job 9778:
## arm7_execute
module arm7_execute (
	input             clk,
	input      [31:0] instr_i,   
	input      [31:0] rn_i,      
	input      [31:0] rd_i,      
	input      [31:0] rs_i,      
	input      [31:0] rm_i,      
	input      [31:0] pc_i,      
	input      [3:0]  nzcv_i,    
	output reg [31:0] result_o,
	output reg [3:0]  nzcv_o,
	output reg        wb_o,
	output reg        exec_o
);
Size in the first run: about 5600 cells after synthesis, roughly 240 I/O pins.
make LEC_CHECK=0 CAP_MARGIN=20 CORE_MARGIN=2 CORE_UTILIZATION=44 SLEW_MARGIN=20 finish   # period 7.95 ns
run.sh (not shown) runs the stock make flow with config.mk's settings and CLKGATE_MAP_FILE=.
The flow for job 9778 finished, though final verification flagged negative setup slack.
What job 7508 does differently from job 9778 at the input level:
- an added CELL_PAD_IN_SITES_GLOBAL_PLACEMENT of 1
- an added CELL_PAD_IN_SITES_DETAIL_PLACEMENT of 1
- a change of SLEW_MARGIN from 20 to 15
- a change of CORE_UTILIZATION from 44 to 61
- an added PLACE_DENSITY of 0.79
- a change of CORE_MARGIN from 2 to 7
- a change of the clock period (ns, I/O delays scaled along) from 7.95 to 13.0
Reported for job 7508 and job 9778, number of clock sinks turned out identical to the last digit. Job 9778 → job 7508: number of placed cells counting well taps shows a reduction of 1938; total clock buffers created by CTS shows an increase of 3.6%. Status: job 7508 FAILED at global routing (5_1_grt) (tool error).
Inputs modified between job 7508 and job 9702:
- changing CORE_MARGIN from 7 to 2
- removing CELL_PAD_IN_SITES_GLOBAL_PLACEMENT (formerly 1)
- removing PLACE_DENSITY (formerly 0.79)
- changing SLEW_MARGIN from 15 to 20
- changing CORE_UTILIZATION from 61 to 70
- removing CELL_PAD_IN_SITES_DETAIL_PLACEMENT (formerly 1)
- setting CTS_CLUSTER_DIAMETER to 374 for the first time
- setting CTS_CLUSTER_SIZE to 40 for the first time
- changing the clock period (ns, I/O delays scaled along) from 13.0 to 6.93
==> results <==
- The flow ended early for job 9702: it failed with a tool error in detailed placement (3_5_place_dp).
- The die of job 9702 is smaller than the one used in job 7508.
- On die span in y: job 9702 sits below job 7508.
- Count of library flops with an enable pin came out exactly the same in job 9702 and job 7508.

## cedar
Starting RTL as in the previous note.
make LEC_CHECK=0 CAP_MARGIN=20 CORE_MARGIN=2 CORE_UTILIZATION=60 CTS_CLUSTER_DIAMETER=275 CTS_CLUSTER_SIZE=97 PLACE_DENSITY=0.37 SLEW_MARGIN=20 finish   # period 10.9 ns
In the summary table, cedar is marked failed, with error GRT-0232 raised in 5_1_grt.
Input-level comparison between delta and cedar:
Settings: clearing CTS_CLUSTER_SIZE, which used to be 97; clearing CTS_CLUSTER_DIAMETER, which used to be 275; swapping 60 for 56 in CORE_UTILIZATION; clearing PLACE_DENSITY, which used to be 0.37; putting SETUP_SLACK_MARGIN at -1.01 where nothing was set; swapping 10.9 for 10.1 in the clock period (ns, I/O delays scaled along).
--- outcome ---
Reported for delta and cedar, fraction of the mapped netlist area in simple logic gates turned out identical to the last digit. delta vs. cedar: floorplan core density lost 3.7 points; standard cell core area picked up an extra 6.5%; vertical die size picked up an extra 3.5%. The layout from delta, despite a flow that completed every stage, fails the layout checks, with the failing checks listed as setup timing. delta vs. cedar: worst setup slack before clock tree synthesis dropped 0.65 ns; number of buffers added to fix hold violations after cts barely changed. Number of buffers inserted during clock tree synthesis is higher on delta. Comparing the two runs side by side, delta comes out behind cedar on chip area. Delta (delta minus cedar): post-synthesis register bit count comparable; post-placement cell area picked up an extra about 1.7%.
### delta -> pepper
Settings: a change of SETUP_SLACK_MARGIN from -1.01 to -0.69; an added HOLD_SLACK_MARGIN of 0.3; a change of CORE_UTILIZATION from 56 to 61.
pepper got as far as 5_1_grt, where a tool error ended the run.
Taking delta as the reference, in pepper final weighted congestion in routability-driven placement moved up; die boundary height moved down; area after synthesis level; die area moved down.
Setup changes, pepper to onyx
Settings: swapping 61 for 40 in CORE_UTILIZATION; clearing SETUP_SLACK_MARGIN, which used to be -0.69; clearing HOLD_SLACK_MARGIN, which used to be 0.3; swapping 10.1 for 13.0 in the clock period (ns, I/O delays scaled along).
Notes after the runs:
pepper and onyx: one clean run, onyx; the rest did not finish clean. Summary of onyx over pepper: die outline height went up, cell area after placement went down. Compare onyx and pepper | floorplan-stage core utilization higher: pepper. Taking pepper as the reference, in onyx die footprint shows an increase of 52%; post-DP HPWL lost 0.68%; buffers inserted during post-CTS setup optimization moved down; site row count +23. Number of buffers created by CTS: onyx higher than pepper. Net count after synthesis: onyx vs pepper — no meaningful difference. In onyx, the post-place setup slack came out 1.91 ns above the value in pepper.

arm7_execute again, from the RTL that the note above started with.
==> flow/config.mk <==
export PLATFORM = sky130hd
export DESIGN_NAME = arm7_execute
export DESIGN_NICKNAME = arm7_execute
export VERILOG_FILES = /design/flow/design.v
export SDC_FILE = /design/flow/constraint.sdc
export NUM_CORES = 4
export LEC_CHECK = 0
export CAP_MARGIN = 20
export CORE_MARGIN = 2
export CORE_UTILIZATION = 59
export PLACE_DENSITY_LB_ADDON = 0.0
export SLEW_MARGIN = 20
==> flow/constraint.sdc <==
create_clock -name core_clock -period 11.5 [get_ports {clk}]
set_input_delay 2.3000 -clock core_clock [delete_from_list [all_inputs] [get_ports {clk}]]
set_output_delay 2.3000 -clock core_clock [all_outputs]
set_load 0.01 [all_outputs]
The baseline stopped in 5_1_grt.
Next try:
Settings changed: CORE_UTILIZATION 59 to 56, PLACE_DENSITY_LB_ADDON 0.0 to not set, SETUP_SLACK_MARGIN set to -0.74.
Clock period 11.5 ns to 9.59 ns, I/O delays scaled along.
=>
- The new run reached the layout checks and failed them: negative setup slack
- area after synthesis stays the same
- synthesized cell count does not change
- die size increases by 5.3%
Next try:
Settings changed: CORE_UTILIZATION 56 to 44, SETUP_SLACK_MARGIN -0.74 to not set.
Clock period 9.59 ns to 10.4 ns, I/O delays scaled along.
The changed run finished but fails on negative setup slack.
Cell count is higher by a few percent.
Wire length climbs slightly.
First-iteration DRC count is lower by a quarter to a third.
Worst setup slack gets better by 1.1 ns.

arm7_execute again, from the RTL that the note above started with.
make LEC_CHECK=0 CAP_MARGIN=20 CORE_MARGIN=2 CORE_UTILIZATION=59 SLEW_MARGIN=20 finish   # period 7.03 ns
The baseline died in 5_1_grt, error GRT-0232.
Next try:
- CAP_MARGIN: 20 -> 0
- CELL_PAD_IN_SITES_GLOBAL_PLACEMENT: not set -> 2
- CORE_MARGIN: 2 -> 9
- CORE_UTILIZATION: 59 -> 37
- CTS_CLUSTER_DIAMETER: not set -> 194
- GPL_ROUTABILITY_DRIVEN: not set -> 0
- GPL_TIMING_DRIVEN: not set -> 1
- SLEW_MARGIN: 20 -> 30
- TNS_END_PERCENT: not set -> 60
- clock period: 7.03 -> 13.5 ns (I/O delays scaled with it)
With this change the flow went through all stages and came out clean.
Die area went up by 71%.
Synthesized area is unchanged.
Synthesized cell count is unchanged.
Next try:
- CAP_MARGIN: 0 -> 20
- CELL_PAD_IN_SITES_GLOBAL_PLACEMENT: 2 -> not set
- CORE_MARGIN: 9 -> 2
- CORE_UTILIZATION: 37 -> 58
- CTS_CLUSTER_DIAMETER: 194 -> not set
- GPL_ROUTABILITY_DRIVEN: 0 -> not set
- GPL_TIMING_DRIVEN: 1 -> not set
- HOLD_SLACK_MARGIN: not set -> 0.3
- SETUP_SLACK_MARGIN: not set -> -0.73
- SLEW_MARGIN: 30 -> 20
- TNS_END_PERCENT: 60 -> not set
- clock period: 13.5 -> 9.45 ns (I/O delays scaled with it)
=> With this change the flow completed, yet does not pass: capacitance limit, slew limit, setup timing. Wire length increases by a few percent. Worst setup slack is worse by 3.3 ns. Worst hold slack is better by 0.016 ns. Critical path depth increases by 2.

Starting RTL as in the previous note.
Settings: LEC_CHECK=0, CAP_MARGIN=20, CELL_PAD_IN_SITES_DETAIL_PLACEMENT=1, CELL_PAD_IN_SITES_GLOBAL_PLACEMENT=1, CORE_ASPECT_RATIO=0.84, CORE_MARGIN=7, CORE_UTILIZATION=61, CTS_CLUSTER_DIAMETER=111, HOLD_SLACK_MARGIN=-0.03, MIN_ROUTING_LAYER=met2, PLACE_DENSITY=0.79, SETUP_SLACK_MARGIN=1.18, SLEW_MARGIN=15, TNS_END_PERCENT=25; clock period 13.0 ns.
The first run ended with an error in clock tree synthesis, error DPL-0033.
Then changed:
==> flow/config.mk (replaced) <==
export PLATFORM = sky130hd
export DESIGN_NAME = arm7_execute
export DESIGN_NICKNAME = arm7_execute
export VERILOG_FILES = /design/flow/design.v
export SDC_FILE = /design/flow/constraint.sdc
export NUM_CORES = 4
export LEC_CHECK = 0
export CAP_MARGIN = 20
export CORE_MARGIN = 2
export CORE_UTILIZATION = 40
export SLEW_MARGIN = 20
==> flow/constraint.sdc (replaced) <==
create_clock -name core_clock -period 12.6 [get_ports {clk}]
set_input_delay 2.5200 -clock core_clock [delete_from_list [all_inputs] [get_ports {clk}]]
set_output_delay 2.5200 -clock core_clock [all_outputs]
set_load 0.01 [all_outputs]
With this change the flow completed with no timing, DRC or antenna violations; die area rose by 41%; synthesized area stays the same; synthesized cell count does not change.

the previous run:
Starting RTL as in the previous note.
make LEC_CHECK=0 ABC_AREA=1 CAP_MARGIN=20 CORE_MARGIN=2 CORE_UTILIZATION=56 CTS_CLUSTER_DIAMETER=59 CTS_CLUSTER_SIZE=49 GPL_ROUTABILITY_DRIVEN=0 GPL_TIMING_DRIVEN=1 HOLD_SLACK_MARGIN=0.29 PLACE_DENSITY_LB_ADDON=0.12 SETUP_SLACK_MARGIN=-0.6 SLEW_MARGIN=20 TNS_END_PERCENT=60 finish   # period 13.8 ns
Input changes introduced in the current run (baseline for comparison: the previous run):
# the previous run
export LEC_CHECK = 0
export ABC_AREA = 1
export CAP_MARGIN = 20
export CORE_MARGIN = 2
export CORE_UTILIZATION = 56
export CTS_CLUSTER_DIAMETER = 59
export CTS_CLUSTER_SIZE = 49
export GPL_ROUTABILITY_DRIVEN = 0
export GPL_TIMING_DRIVEN = 1
export HOLD_SLACK_MARGIN = 0.29
export PLACE_DENSITY_LB_ADDON = 0.12
export SETUP_SLACK_MARGIN = -0.6
export SLEW_MARGIN = 20
export TNS_END_PERCENT = 60
create_clock -name core_clock -period 13.8 [get_ports {clk}]
# the current run
export LEC_CHECK = 0
export ABC_AREA = 1
export CAP_MARGIN = 20
export CORE_ASPECT_RATIO = 1.8
export CORE_MARGIN = 10
export CORE_UTILIZATION = 47
export CTS_CLUSTER_DIAMETER = 297
export CTS_CLUSTER_SIZE = 99
export GPL_ROUTABILITY_DRIVEN = 0
export GPL_TIMING_DRIVEN = 1
export HOLD_SLACK_MARGIN = 0.24
export PLACE_DENSITY_LB_ADDON = 0.01
export SETUP_SLACK_MARGIN = -0.6
export SLEW_MARGIN = 20
export TNS_END_PERCENT = 60
create_clock -name core_clock -period 13.8 [get_ports {clk}]
### Flow results
Summed standard-cell area reported by yosys essentially unchanged between the previous run and the current run.
Cell total after placement of the current run exceeds that of the previous run by a few percent.
Of the two candidates, the previous run has the better pre-CTS worst setup slack and the current run the worse one.
Delta (the current run minus the previous run): top-level port count saw little to no change, proportion of synthesized chip area in sequential cells saw little to no change, area fraction in full adders, half adders and majority gates saw little to no change, number of rows created at floorplan saw an increase.
Area of placed instances sits higher in the current run than in the previous run.
As the logs show, the current run stopped at global routing (5_1_grt) after a tool error, so it never reached the end of the flow.
From the previous run to the current run the numbers moved as follows: vertical die dimension climbed 150 um, die size climbed 32%.
